// Mesh
module Mesh( 
  input         clock, 
  input  [7:0]  io_in_a_0_0, 
  input  [7:0]  io_in_a_1_0, 
  input  [7:0]  io_in_a_2_0, 
  input  [7:0]  io_in_a_3_0, 
  input  [7:0]  io_in_d_0_0, 
  input  [7:0]  io_in_d_1_0, 
  input  [7:0]  io_in_d_2_0, 
  input  [7:0]  io_in_d_3_0, 
  input  [15:0]  io_in_b_0_0, 
  input  [15:0]  io_in_b_1_0, 
  input  [15:0]  io_in_b_2_0, 
  input  [15:0]  io_in_b_3_0, 
  input         io_in_control_0_0_propagate, 
  input         io_in_control_1_0_propagate, 
  input         io_in_control_2_0_propagate, 
  input         io_in_control_3_0_propagate, 
  output reg [15:0] io_out_c_0_0, 
  output reg [15:0] io_out_c_1_0, 
  output reg [15:0] io_out_c_2_0, 
  output reg [15:0] io_out_c_3_0
 );
  wire  mesh_0_0_clock; 		  			
  wire [7:0] mesh_0_0_io_in_a_0;  			
  wire [7:0] mesh_0_0_io_in_b_0; 			
  wire [15:0] mesh_0_0_io_in_d_0; 			
  wire  mesh_0_0_io_in_control_0_propagate; 
  wire [7:0] mesh_0_0_io_out_a_0; 			
  wire [15:0] mesh_0_0_io_out_c_0;			
  wire [7:0] mesh_0_0_io_out_b_0;			
  wire  mesh_0_0_io_out_control_0_propagate;
  wire  mesh_0_1_clock; 
  wire [7:0] mesh_0_1_io_in_a_0; 
  wire [7:0] mesh_0_1_io_in_b_0;
  wire [15:0] mesh_0_1_io_in_d_0;
  wire  mesh_0_1_io_in_control_0_propagate; 
  wire [7:0] mesh_0_1_io_out_a_0; 
  wire [15:0] mesh_0_1_io_out_c_0;
  wire [7:0] mesh_0_1_io_out_b_0;
  wire  mesh_0_1_io_out_control_0_propagate; 
  wire  mesh_0_2_clock; 			
  wire [7:0] mesh_0_2_io_in_a_0; 	
  wire [7:0] mesh_0_2_io_in_b_0; 	
  wire [15:0] mesh_0_2_io_in_d_0; 	
  wire  mesh_0_2_io_in_control_0_propagate; 
  wire [7:0] mesh_0_2_io_out_a_0; 
  wire [15:0] mesh_0_2_io_out_c_0;
  wire [7:0] mesh_0_2_io_out_b_0;
  wire  mesh_0_2_io_out_control_0_propagate; 
  wire  mesh_0_3_clock; 		 
  wire [7:0] mesh_0_3_io_in_a_0; 
  wire [7:0] mesh_0_3_io_in_b_0;
  wire [15:0] mesh_0_3_io_in_d_0;
  wire  mesh_0_3_io_in_control_0_propagate; 
  wire [7:0] mesh_0_3_io_out_a_0; 
  wire [15:0] mesh_0_3_io_out_c_0;
  ...
Size in the first run: about 7300 cells after synthesis, ~200 I/O pins, ~80000 sq um of cells after synthesis.
Settings: LEC_CHECK=0, CAP_MARGIN=20, CELL_PAD_IN_SITES_GLOBAL_PLACEMENT=2, CORE_MARGIN=2, CORE_UTILIZATION=57, CTS_CLUSTER_DIAMETER=64, CTS_CLUSTER_SIZE=49, GPL_TIMING_DRIVEN=0, PLACE_DENSITY=0.6, SLEW_MARGIN=30; clock period 5.2 ns.
run.sh (not shown) runs the stock make flow with config.mk's settings and CLKGATE_MAP_FILE=.
Then changed:
--- a/flow/config.mk
+++ b/flow/config.mk
@@ -9,8 +9,7 @@
 export CELL_PAD_IN_SITES_GLOBAL_PLACEMENT = 2
 export CORE_MARGIN = 2
-export CORE_UTILIZATION = 57
+export CORE_UTILIZATION = 40
 export CTS_CLUSTER_DIAMETER = 64
-export CTS_CLUSTER_SIZE = 49
 export GPL_TIMING_DRIVEN = 0
 export PLACE_DENSITY = 0.6
-export SLEW_MARGIN = 30
+export SLEW_MARGIN = 20
- The changed run ran to the end with no violations
- wire length grows by 12%
- clock-buffer cell count grows by 105
- critical path depth grows by 4
- cell area grows by 3.9%
- flip-flop count does not change
- final cell count grows by 9.7%
- die area grows by 42%
- setup slack improves by 11 ps
Then changed:
==> flow/config.mk (replaced) <==
export PLATFORM = sky130hd
export DESIGN_NAME = Mesh
export DESIGN_NICKNAME = Mesh
export VERILOG_FILES = /design/flow/design.v
export SDC_FILE = /design/flow/constraint.sdc
export NUM_CORES = 4
export LEC_CHECK = 0
export ABC_AREA = 1
export CAP_MARGIN = 20
export CORE_MARGIN = 2
export CORE_UTILIZATION = 72
export PLACE_DENSITY = 0.6
export SLEW_MARGIN = 20
==> flow/constraint.sdc (replaced) <==
create_clock -name core_clock -period 2.05 [get_ports {clock}]
set_input_delay 0.4100 -clock core_clock [delete_from_list [all_inputs] [get_ports {clock}]]
set_output_delay 0.4100 -clock core_clock [all_outputs]
set_load 0.01 [all_outputs]
The changed run never finished: it broke off in 5_1_grt (GRT-0232). Synthesized cell count increases by about 40%. Die area decreases by about 40%. Synthesized area increases by about 4.6%.

========
Mesh again, from the RTL that the note above started with.
Settings: LEC_CHECK=0, CAP_MARGIN=20, CORE_MARGIN=2, CORE_UTILIZATION=72, CTS_CLUSTER_SIZE=79, PLACE_DENSITY=0.65, SETUP_SLACK_MARGIN=0.97, SLEW_MARGIN=20; clock period 5.34 ns.
The baseline completed without violations.
Change:
- CORE_UTILIZATION: 72 -> 40
- CTS_CLUSTER_SIZE: 79 -> default
- PLACE_DENSITY: 0.65 -> 0.6
- SETUP_SLACK_MARGIN: 0.97 -> default
- clock period: 5.34 -> 5.2 ns (I/O delays scaled with it)
The changed run finished clean.
Wire length decreases by 19%.
Worst hold slack improves by 28 ps.
Cell area decreases by 9.0%.
Worst setup slack degrades by 270 ps.
Via count decreases by 12%.
Register-to-register slack degrades by 270 ps.
Critical path depth stays the same.
Change:
- ABC_AREA: default -> 1
- CAP_MARGIN: 20 -> 30
- CELL_PAD_IN_SITES_GLOBAL_PLACEMENT: default -> 1
- CORE_UTILIZATION: 40 -> 57
- CTS_CLUSTER_DIAMETER: default -> 64
- CTS_CLUSTER_SIZE: default -> 49
- GPL_TIMING_DRIVEN: default -> 0
- PLACE_DENSITY: 0.6 -> default
- PLACE_DENSITY_LB_ADDON: default -> 0.22
- SETUP_SLACK_MARGIN: default -> -0.28
- SLEW_MARGIN: 20 -> 35
The changed run finished but failed the layout checks on setup timing.
Wire length rises by 13%.
Synthesized area increases by 4.6%.
Maximum frequency decreases by 3.6%.
Via count is higher by 26%.
Hold slack loses 58 ps.
Worst setup slack is worse by 190 ps.
Global-route usage climbs by 9.4 points.
Die size decreases by 26%.
First-iteration DRC count grows by 100%.
Change:
- ABC_AREA: 1 -> default
- CAP_MARGIN: 30 -> 20
- CELL_PAD_IN_SITES_GLOBAL_PLACEMENT: 1 -> default
- CORE_UTILIZATION: 57 -> 59
- CTS_CLUSTER_DIAMETER: 64 -> default
- CTS_CLUSTER_SIZE: 49 -> default
- GPL_TIMING_DRIVEN: 0 -> default
- PLACE_DENSITY_LB_ADDON: 0.22 -> default
- SETUP_SLACK_MARGIN: -0.28 -> -0.27
- SLEW_MARGIN: 35 -> 20
- clock period: 5.2 -> 3.52 ns (I/O delays scaled with it)
- The new run completed and failed the layout checks on setup timing
- global-route usage went up by 0.32 points
- register-to-register slack got worse by 1100 ps
Change:
- CORE_UTILIZATION: 59 -> 72
- CTS_CLUSTER_SIZE: default -> 55
- PLACE_DENSITY: default -> 0.65
- SETUP_SLACK_MARGIN: -0.27 -> default
- clock period: 3.52 -> 2.82 ns (I/O delays scaled with it)
Effect:
- The new run finished but fails on setup timing
- global-route usage is higher by 16 points
- synthesized cell count stays the same
- cell count drops by 2.5%
- utilization is higher by 18 points
- wire length went up by 77%
- die area goes down by 18%
